## run A
// battleship
module battleship(
input wire clk,
input wire rst,  
input wire ARDUINO_A0,    
input wire ARDUINO_A1,    
input wire ARDUINO_A2,    
input wire ARDUINO_A3,    
output reg ARDUINO_IO0,   
output reg ARDUINO_IO1,   
output reg ARDUINO_IO2,   
output reg ARDUINO_IO6,   
output reg ARDUINO_IO7,   
output reg ARDUINO_IO8,   
output reg ARDUINO_IO9,   
output reg ARDUINO_IO10,  
output reg ARDUINO_IO11,  
output reg ARDUINO_A4,  
output reg ARDUINO_A5,  
output reg PMOD1_D0_P,  
output reg PMOD1_D0_N,  
output reg PMOD1_D1_P,  
output reg PMOD1_D1_N,  
output reg PMOD1_D2_P,  
output reg PMOD1_D2_N,  
output reg PMOD2_D0_P,  
output reg PMOD2_D0_N,  
output reg PMOD2_D1_P,  
output reg PMOD2_D2_P,  
output reg PMOD2_D2_N,  
output reg PMOD2_D3_P,  
output reg ARDUINO_IO3,   
output reg ARDUINO_IO4,   
output reg ARDUINO_IO5    
);
Size in the first run: about 1,500 cells after synthesis, ~190 flip-flops, roughly 10,000 um2 of cells after synthesis.
clock: 5.0 ns
lec_check: 0
abc_area: 1
cap_margin: 20
core_aspect_ratio: 1.86
core_margin: 2
core_utilization: 65
slew_margin: 20
tns_end_percent: 90
run.sh (not shown) runs the stock make flow with config.mk's settings and CLKGATE_MAP_FILE=.
What run B does differently from run A at the input level:
# run A
export LEC_CHECK = 0
export ABC_AREA = 1
export CAP_MARGIN = 20
export CORE_ASPECT_RATIO = 1.86
export CORE_MARGIN = 2
export CORE_UTILIZATION = 65
export SLEW_MARGIN = 20
export TNS_END_PERCENT = 90
create_clock -name core_clock -period 5.0 [get_ports {clk}]
# run B
export LEC_CHECK = 0
export CAP_MARGIN = 20
export CORE_ASPECT_RATIO = 0.5
export CORE_MARGIN = 2
export CORE_UTILIZATION = 40
export CTS_CLUSTER_DIAMETER = 329
export CTS_CLUSTER_SIZE = 98
export SLEW_MARGIN = 20
create_clock -name core_clock -period 5.0 [get_ports {clk}]
Findings:
Comparing run B and run A, the higher total power is on run A. Taking run A as the reference, in run B relative contribution of combinational cells to total power down 0.8 points; cell count down about 14%; global routing met2 resource utilization down 31 points; met3 track demand over resource up 1.2 points; via count down about 17%. Run B: hold slack higher than run A. Run B vs. run A: area reported by Yosys stat went down by 730 um2. As of run B, design area had fallen by a few percent compared to run A.
The inputs of run C differ from those of run B as listed below.
# run B
export LEC_CHECK = 0
export CAP_MARGIN = 20
export CORE_ASPECT_RATIO = 0.5
export CORE_MARGIN = 2
export CORE_UTILIZATION = 40
export CTS_CLUSTER_DIAMETER = 329
export CTS_CLUSTER_SIZE = 98
export SLEW_MARGIN = 20
create_clock -name core_clock -period 5.0 [get_ports {clk}]
# run C
export LEC_CHECK = 0
export CAP_MARGIN = 20
export CORE_ASPECT_RATIO = 1.86
export CORE_MARGIN = 2
export CORE_UTILIZATION = 65
export SLEW_MARGIN = 40
create_clock -name core_clock -period 5.0 [get_ports {clk}]
### Flow results
No stage failed in run C, and the final checks on the layout all came back clean. From run B to run C, total of endpoints with negative setup slack in the final report did not move at all. Going from run B to run C, the clock buffer count in the final layout was found to have gone down by 4.8%. Relative to run B, area of the die decreased by about 38% in run C. Summary of run C over run B: clock distribution area overhead in the final layout picked up an extra 0.61 points, final worst hold slack lost 0.0049 ns. Diff run B -> run C | non-clock buffer count | up by a few percent. Going from run B to run C, final instance area shrinks by about 0.8%. As far as sum of routed wire length over all layers is concerned, run C and run B perform about the same.

========
job 2716:
battleship again, from the RTL that the note above started with.
export LEC_CHECK = 0
export CAP_MARGIN = 20
export CORE_ASPECT_RATIO = 1.77
export CORE_MARGIN = 2
export CORE_UTILIZATION = 40
export CTS_CLUSTER_DIAMETER = 175
export CTS_CLUSTER_SIZE = 98
export PLACE_DENSITY_LB_ADDON = 0.28
export SLEW_MARGIN = 20
create_clock -name core_clock -period 5.0 [get_ports {clk}]
[inputs] job 5076 vs job 2716
- changing CORE_UTILIZATION from 40 to 69
- removing PLACE_DENSITY_LB_ADDON (formerly 0.28)
- removing CTS_CLUSTER_SIZE (formerly 98)
- removing CTS_CLUSTER_DIAMETER (formerly 175)
- removing CORE_ASPECT_RATIO (formerly 1.77)
- changing the clock period (ns, I/O delays scaled along) from 5.0 to 3.41
- Across job 5076 and job 2716, none had a timing, DRC or antenna violation.
- Between job 2716 and job 5076, the flow reports total power increasing by more than a quarter.
- Measured against each other, job 5076 and job 2716 differ in headroom to the max-slew limit, the lower figure coming from job 2716.
- Count of instances resized after the clock tree is built: job 5076 vs job 2716 up 3
What job 385 does differently from job 5076 at the input level:
- changing CORE_UTILIZATION from 69 to 29
- changing the clock period (ns, I/O delays scaled along) from 3.41 to 7.92
==> comparison <==
- Maximum resistive drop on vdd on job 385 is down relative to job 5076.
- Note that the non-clock buffer count recorded for job 385 amounts to 0.51 times the value seen in job 5076.
- On job 385: critical path depth is 2 lower than what job 5076 gave.
- The estimated power of job 385 ends up lower than the estimate for job 5076.
- On share of the core filled with cells in the final layout, the lower figure sits with job 385, not job 5076.
- Job 385 vs. job 5076: final wirelength now larger, setup slack of the critical path after layout now larger, total routing resource utilization after global routing now smaller, count of clock-buffer cells in the layout now larger.
Setup changes, job 385 to job 9957
- CORE_UTILIZATION changed from 29 to 32
- the clock period (ns, I/O delays scaled along) changed from 7.92 to 5.26
Findings:
Per the comparison of job 9957 with job 385, total via count in the routed design decreased by 114 relative to the old numbers, power spent charging and discharging nets went up by about 46%, cell area went down.
Biggest fanout along the worst timing path on job 9957 is down relative to job 385.
The non-clock buffer area fraction after layout reported for job 9957 is greater than that of job 385 by 0.23 points.
Between job 385 and job 9957, the worst hold slack figures differ only marginally.
Where worst setup slack is concerned, job 385 is better than job 9957.
Where final period demand of the worst path is concerned, job 385 is outperformed by job 9957.
### job 9957 -> job 603
- CORE_UTILIZATION now 40, was 32
- the clock period (ns, I/O delays scaled along) now 2.93, was 5.26
Multi-input gate share of the layout cell area: job 603 lower than job 9957. On clock insertion delay at the later pin of the skew report, job 9957 and job 603 are neck and neck. [compare] base=job 9957 new=job 603: count of nets after finishing went up by 87, cell count went up by about 1%. [job 603] switching power total rose about 110% relative to job 9957. No crash in job 603: every stage finished, but the layout fails its final checks due to negative setup slack. Synthesis-to-finish area growth for job 603: 12 points up relative to job 9957.

========
Starting RTL as in the previous note.
==> flow/design.v (excerpt) <==
module battleship(
input wire clk,
input wire rst,  
input wire ARDUINO_A0,    
input wire ARDUINO_A1,    
input wire ARDUINO_A2,    
input wire ARDUINO_A3,    
output reg ARDUINO_IO0,   
output reg ARDUINO_IO1,   
output reg ARDUINO_IO2,   
output reg ARDUINO_IO6,   
output reg ARDUINO_IO7,   
output reg ARDUINO_IO8,   
output reg ARDUINO_IO9,   
output reg ARDUINO_IO10,  
output reg ARDUINO_IO11,  
output reg ARDUINO_A4,  
output reg ARDUINO_A5,  
output reg PMOD1_D0_P,  
output reg PMOD1_D0_N,  
output reg PMOD1_D1_P,  
output reg PMOD1_D1_N,  
output reg PMOD1_D2_P,  
output reg PMOD1_D2_N,  
output reg PMOD2_D0_P,  
output reg PMOD2_D0_N,  
output reg PMOD2_D1_P,  
output reg PMOD2_D2_P,  
output reg PMOD2_D2_N,  
output reg PMOD2_D3_P,  
output reg ARDUINO_IO3,   
output reg ARDUINO_IO4,   
output reg ARDUINO_IO5    
);
Settings: LEC_CHECK=0, CAP_MARGIN=20, CORE_MARGIN=2, CORE_UTILIZATION=52, CTS_CLUSTER_DIAMETER=63, CTS_CLUSTER_SIZE=45, MAX_ROUTING_LAYER=met4, MIN_ROUTING_LAYER=met1, PLACE_DENSITY_LB_ADDON=0.03, SETUP_SLACK_MARGIN=1.26, SLEW_MARGIN=20; clock period 4.6 ns.
Next try:
ABC_AREA = 1   (was default)
CORE_UTILIZATION = 72   (was 52)
SETUP_SLACK_MARGIN = default   (was 1.26)
TNS_END_PERCENT = 40   (was default)
clock period = 3.02 ns   (was 4.6 ns; I/O delays follow)
- The changed run completed, yet does not pass: negative setup slack
- first-iteration DRC count increases to 2.6 times its value
- worst hold slack is better by 11 ps
- final cell count came out higher by 24%
- area after synthesis went up by 7.6%
- power climbs by 66%
- die area went down by 22%
- worst setup slack is worse by 1100 ps
- fmax rose by 17%
- combinational power grows by 150%
- via count goes up by 30%
Next try:
TNS_END_PERCENT = default   (was 40)
clock period = 3.11 ns   (was 3.02 ns; I/O delays follow)
Effect: The new run finished clean. Clock skew barely changes. Cell area goes down by about 1.3%. Core utilization decreases by 1.1 points. Combinational power decreases by about 8%. Worst hold slack hardly moves. Routed wire length decreases by about 7.5%.
Next try:
PLACE_DENSITY = 0.37   (was default)
PLACE_DENSITY_LB_ADDON = default   (was 0.03)
SETUP_SLACK_MARGIN = -0.18   (was default)
TNS_END_PERCENT = 40   (was default)
clock period = 2.49 ns   (was 3.11 ns; I/O delays follow)
=> With this change the flow produced a layout that fails on negative setup slack; cell area came out higher by 6.4%; via count came out higher by about 11%; synthesized cell count stays the same; utilization came out higher by 5.4 points; worst hold slack is worse by 51 ps; register-to-register slack is worse by 690 ps; synthesized area does not change.

========
Setup of run a:
battleship again, from the RTL that the note above started with.
Settings: LEC_CHECK=0, ABC_AREA=1, CAP_MARGIN=20, CORE_MARGIN=2, CORE_UTILIZATION=72, CTS_CLUSTER_DIAMETER=63, CTS_CLUSTER_SIZE=45, HOLD_SLACK_MARGIN=-0.1, MAX_ROUTING_LAYER=met4, MIN_ROUTING_LAYER=met1, PLACE_DENSITY=0.35, SETUP_SLACK_MARGIN=0.93, SLEW_MARGIN=20; clock period 3.11 ns.
Run a never completed; the flow aborted with a tool error in global routing.
[inputs] run b vs run a
-- flow/config.mk --
<<< run a, line 12
export CTS_CLUSTER_DIAMETER = 63
export CTS_CLUSTER_SIZE = 45
>>> run b, line 12
<<< run a, line 15
export MAX_ROUTING_LAYER = met4
export MIN_ROUTING_LAYER = met1
export PLACE_DENSITY = 0.35
export SETUP_SLACK_MARGIN = 0.93
>>> run b, line 13
export PLACE_DENSITY_LB_ADDON = 0.04
==> flow/constraint.sdc <==
create_clock -name core_clock -period 3.0 [get_ports {clk}]
set_input_delay 0.6000 -clock core_clock [delete_from_list [all_inputs] [get_ports {clk}]]
set_output_delay 0.6000 -clock core_clock [all_outputs]
set_load 0.01 [all_outputs]
Run b finished all stages; layout check result: FAIL, due to setup timing. Die extent in y across run a and run b: no real change. Run a -> run b: number of cell rows delta 0, exact match. Run b vs. run a: width of the die comparable; simple-gate portion of the synthesized area neither gained nor lost much; HPWL reported at the end of detailed placement has increased.
No activity file was given, so power comes from the tool's default toggle rates.
